Design lcd_top, start of the top module:
module lcd_top(
  input clk,
  input rst,
  input PS2_CLK,
  input PS2_DATA,
  output [7:4] DB,
  output LCD_E,
  output LCD_RS,
  output LCD_RW,
  output [7:0] LED
  );
For scale: roughly 2900 cells after synthesis, ~19 I/O pins, roughly 0.027 sq mm of cells after synthesis.
Settings: LEC_CHECK=0, ABC_AREA=1, CAP_MARGIN=20, CORE_MARGIN=2, CORE_UTILIZATION=72, CTS_CLUSTER_DIAMETER=387, CTS_CLUSTER_SIZE=11, PLACE_DENSITY_LB_ADDON=0.08, SETUP_SLACK_MARGIN=1.22, SLEW_MARGIN=20; clock period 8.19 ns.
run.sh (not shown) runs the stock make flow with config.mk's settings and CLKGATE_MAP_FILE=.
Rerun with:
==> flow/config.mk (replaced) <==
export PLATFORM = sky130hd
export DESIGN_NAME = lcd_top
export DESIGN_NICKNAME = lcd_top
export VERILOG_FILES = /design/flow/design.v
export SDC_FILE = /design/flow/constraint.sdc
export NUM_CORES = 4
export LEC_CHECK = 0
export CAP_MARGIN = 20
export CORE_MARGIN = 2
export CORE_UTILIZATION = 70
export PLACE_DENSITY_LB_ADDON = 0.01
export SETUP_SLACK_MARGIN = 2.35
export SLEW_MARGIN = 20
Outcome:
- wire length is higher by about 30%
- register-to-register slack got worse by 0.28 ns
- via count decreases by about 8%
Rerun with:
--- a/flow/config.mk
+++ b/flow/config.mk
@@ -6,8 +6,9 @@
 export NUM_CORES = 4
 export LEC_CHECK = 0
+export ABC_AREA = 1
 export CAP_MARGIN = 20
 export CORE_MARGIN = 2
-export CORE_UTILIZATION = 70
-export PLACE_DENSITY_LB_ADDON = 0.01
-export SETUP_SLACK_MARGIN = 2.35
+export CORE_UTILIZATION = 72
+export CTS_CLUSTER_DIAMETER = 370
+export SETUP_SLACK_MARGIN = 2.44
 export SLEW_MARGIN = 20
After rerunning: With this change the flow stopped in 5_1_grt (ODB-0269); area after synthesis came out higher by 6.1%; die area grows by 3.1%; synthesized cell count is higher by 49%.
Rerun with:
--- a/flow/config.mk
+++ b/flow/config.mk
@@ -8,7 +8,12 @@
 export ABC_AREA = 1
 export CAP_MARGIN = 20
+export CORE_ASPECT_RATIO = 1.74
 export CORE_MARGIN = 2
 export CORE_UTILIZATION = 72
-export CTS_CLUSTER_DIAMETER = 370
-export SETUP_SLACK_MARGIN = 2.44
+export CTS_CLUSTER_DIAMETER = 329
+export CTS_CLUSTER_SIZE = 17
+export GPL_TIMING_DRIVEN = 1
+export HOLD_SLACK_MARGIN = 0.29
+export PLACE_DENSITY_LB_ADDON = 0.03
+export SETUP_SLACK_MARGIN = 2.02
 export SLEW_MARGIN = 20
This time the run finished clean.
Die area is about the same.
Synthesized cell count stays the same.
Synthesized area is unchanged.

## v31
lcd_top again, from the RTL that the note above started with.
Settings: LEC_CHECK=0, CAP_MARGIN=20, CORE_ASPECT_RATIO=0.71, CORE_MARGIN=2, CORE_UTILIZATION=70, CTS_CLUSTER_SIZE=26, HOLD_SLACK_MARGIN=0.29, PLACE_DENSITY_LB_ADDON=0.0, SETUP_SLACK_MARGIN=2.03, SLEW_MARGIN=20; clock period 8.19 ns.
The inputs of v6 differ from those of v31 as listed below.
Settings: HOLD_SLACK_MARGIN removed (was 0.29); CORE_ASPECT_RATIO removed (was 0.71); CTS_CLUSTER_SIZE removed (was 26); CORE_UTILIZATION changed from 70 to 72; ABC_AREA newly set to 1; CTS_CLUSTER_DIAMETER newly set to 400; PLACE_DENSITY_LB_ADDON changed from 0.0 to 0.08; SETUP_SLACK_MARGIN changed from 2.03 to -0.69.
### Flow results
The more densely filled core belongs to v31, not v6.
Wire length after detailed routing in v6 is about 11% below v31.
v31 was larger in final cell area than v6.
Diff v31 -> v6 | worst setup margin | decrease of 0.32 ns
The final reports for v6 and v31 show post-synthesis instance area higher in the former.
Share of synthesized area occupied by flip-flops and latches came out lower on v6 than on v31.
v6 vs. v31: total power lower; wire length per cell lower.
Changes in v41 relative to v6:
Settings: CTS_CLUSTER_SIZE: unset -> 11; HOLD_SLACK_MARGIN: unset -> 0.3; SETUP_SLACK_MARGIN: -0.69 -> 1.9; SLEW_MARGIN: 20 -> 40; CTS_CLUSTER_DIAMETER: 400 -> 387.
### Flow results
v41 completed; timing, DRC and antenna clean. v41 gives more post-route cell area than v6 did. Total routing resource utilization after global routing was higher in the run labelled v41. Wire length: v41 vs v6 up 37%. Compared with v6, v41 instantiates a larger number of standard cells. Compared to v6, v41 has tally of clock buffers in the finished layout about 60% higher. Compared with v6, v41 degrades worst relative slew slack. | fraction of met2 tracks used by global routing | lower: v6 |.
Edits applied to the flow inputs when going from v41 to v16:
Settings: changing SETUP_SLACK_MARGIN from 1.9 to -0.69; changing CTS_CLUSTER_DIAMETER from 387 to 400; setting CORE_ASPECT_RATIO to 0.5 for the first time; changing HOLD_SLACK_MARGIN from 0.3 to 0.29; changing CTS_CLUSTER_SIZE from 11 to 10.
Results
Looking at switching power, v16 sits below v41.
Relative to v41, relative slew slack increased by 29 points in v16.
Comparing v16 with v41, the CTS clock-pin slew for the worst setup and hold paths came out essentially unchanged.

== the previous run ==
Starting RTL as in the previous note.
Settings: LEC_CHECK=0, ABC_AREA=1, CAP_MARGIN=20, CORE_ASPECT_RATIO=1.76, CORE_MARGIN=2, CORE_UTILIZATION=40, GPL_TIMING_DRIVEN=0, MAX_ROUTING_LAYER=met4, PLACE_DENSITY_LB_ADDON=0.17, SLEW_MARGIN=25, TNS_END_PERCENT=65; clock period 15.3 ns.
No stage failed in the previous run, and the final checks on the layout all came back clean.
Modified inputs, the current run compared to the previous run
- SLEW_MARGIN: 25 -> 20
- PLACE_DENSITY_LB_ADDON: 0.17 -> unset
- GPL_TIMING_DRIVEN: 0 -> unset
- CORE_UTILIZATION: 40 -> 72
- SETUP_SLACK_MARGIN: unset -> 1.92
- TNS_END_PERCENT: 65 -> unset
- MAX_ROUTING_LAYER: met4 -> unset
- CORE_ASPECT_RATIO: 1.76 -> unset
- the clock period (ns, I/O delays scaled along): 15.3 -> 8.19
==> comparison <==
The flow completed for the current run, but it is not clean: the layout still shows capacitance limit, slew limit, setup timing. The final layout from the previous run, which completed every stage, passed the timing, design-rule and antenna checks at the end of the flow. Non-clock inverter instance count of the final layout on the current run is up relative to the previous run. Diff the previous run -> the current run | post-route cell area | increase of about 3%. The current run falls short of the previous run in net switching component of the power. Number of nets in the final layout essentially unchanged between the previous run and the current run. Summary of the current run over the previous run: power dissipated in sequential cells went up 87%, wire length of the first global-routing pass went up about 9%.

Setup of alpha:
lcd_top again, from the RTL that the note above started with.
// lcd_top
module lcd_top(
  input clk,
  input rst,
  input PS2_CLK,
  input PS2_DATA,
  output [7:4] DB,
  output LCD_E,
  output LCD_RS,
  output LCD_RW,
  output [7:0] LED
  );
  wire busy;
  wire cmd;
  wire en;
  wire [7:0] data;
  snaptest LD1 (
    .clk(clk),
    .rst(rst),
    .busy(busy),
	 .PS2_CLK(PS2_CLK),
	 .PS2_DATA(PS2_DATA),
    .cmd(cmd),
    .en(en),
    .data(data),
	 .LED(LED)
    );
  lcd_controller LC1 (
    .clk(clk),
    .rst(rst),
    .en(en),
    .cmd(cmd),
    .data(data),
    .DB(DB),
    .LCD_E(LCD_E),
    .LCD_RS(LCD_RS),
    .LCD_RW(LCD_RW),
    .busy(busy)
    );
endmodule
Settings: LEC_CHECK=0, ABC_AREA=1, CAP_MARGIN=30, CELL_PAD_IN_SITES_DETAIL_PLACEMENT=1, CELL_PAD_IN_SITES_GLOBAL_PLACEMENT=3, CORE_ASPECT_RATIO=0.99, CORE_MARGIN=2, CORE_UTILIZATION=62, CTS_CLUSTER_DIAMETER=116, CTS_CLUSTER_SIZE=16, GPL_ROUTABILITY_DRIVEN=0, GPL_TIMING_DRIVEN=1, HOLD_SLACK_MARGIN=0.09, MAX_ROUTING_LAYER=met4, MIN_ROUTING_LAYER=met2, PLACE_DENSITY_LB_ADDON=0.08, SETUP_SLACK_MARGIN=3.59, SLEW_MARGIN=0, TNS_END_PERCENT=45; clock period 20.0 ns.
No final results exist for alpha, since it was stopped by error FLW-0024 during 3_1_place_gp_skip_io.
Input-level comparison between beta and alpha:
Settings: TNS_END_PERCENT removed (was 45); MIN_ROUTING_LAYER removed (was met2); MAX_ROUTING_LAYER removed (was met4); PLACE_DENSITY_LB_ADDON removed (was 0.08); CELL_PAD_IN_SITES_GLOBAL_PLACEMENT removed (was 3); GPL_TIMING_DRIVEN changed from 1 to 0; SETUP_SLACK_MARGIN removed (was 3.59); CELL_PAD_IN_SITES_DETAIL_PLACEMENT removed (was 1); HOLD_SLACK_MARGIN removed (was 0.09); CAP_MARGIN changed from 30 to 20; SLEW_MARGIN changed from 0 to 20; CTS_CLUSTER_SIZE removed (was 16).
### Flow results
Changes observed in beta relative to alpha: multiplexer share of the synthesized area stayed essentially flat, sequential-to-total area share from yosys stat neither gained nor lost much, tally of unique sky130hd cells used after synthesis level, fraction of the mapped netlist area in simple logic gates shows no meaningful change. Diff beta..alpha | area of the placeable core | unchanged. From beta to alpha, fraction of registers with async set or reset after synthesis did not move at all. Re yosys-reported design area after synthesis: no difference whatsoever between beta and alpha. There was hardly any difference in die size between alpha and beta. Diff beta..alpha | netlist area before placement | unchanged. beta completed end to end with timing, DRC and antenna clean. alpha and beta ended up with nearly the same instance tally after logic synthesis.

== main ==
lcd_top again, from the RTL that the note above started with.
==> flow/config.mk <==
export PLATFORM = sky130hd
export DESIGN_NAME = lcd_top
export DESIGN_NICKNAME = lcd_top
export VERILOG_FILES = /design/flow/design.v
export SDC_FILE = /design/flow/constraint.sdc
export NUM_CORES = 4
export LEC_CHECK = 0
export CAP_MARGIN = 20
export CORE_MARGIN = 2
export CORE_UTILIZATION = 66
export MAX_ROUTING_LAYER = met4
export SETUP_SLACK_MARGIN = 3.1
export SLEW_MARGIN = 20
==> flow/constraint.sdc <==
create_clock -name core_clock -period 12.3 [get_ports {clk}]
set_input_delay 2.4600 -clock core_clock [delete_from_list [all_inputs] [get_ports {clk}]]
set_output_delay 2.4600 -clock core_clock [all_outputs]
set_load 0.01 [all_outputs]
For the feature branch, these inputs were changed with respect to main:
- a change of CORE_UTILIZATION from 66 to 40
- a deleted MAX_ROUTING_LAYER that had been met4
- a deleted SETUP_SLACK_MARGIN that had been 3.1
- a change of the clock period (ns, I/O delays scaled along) from 12.3 to 20.0
==> comparison <==
- Of main and the feature branch, the lower routed wire length belongs to the feature branch.
- Diff the feature branch..main | maximum root-to-sink buffer count | unchanged
- Relative to main, clock distribution area overhead in the final layout increased by 0.30 points in the feature branch.
- Tap cell count went up by more than half going from main to the feature branch.
- Re number of buffer cells added on primary ports: no difference whatsoever between the feature branch and main.
- From main to the feature branch the numbers moved as follows: total vias in the final route shrank by about 3%, non-clock buffering overhead in the final layout went down 0.31 points.
- Of main and the feature branch, the run reporting the lower pin count of the biggest net entering global routing was main.
- Looking at last element of the critical path, the LC1.buffer_data[7]$_DFFE_PP0P_ result is from main; the LC1.head[4]$_DFFE_NP0P_ one comes from the feature branch.
- From main to the feature branch the numbers moved as follows: full die area now sits higher; number of global-route vias before repair now sits lower.
Power is estimated from default activity; no workload was simulated.
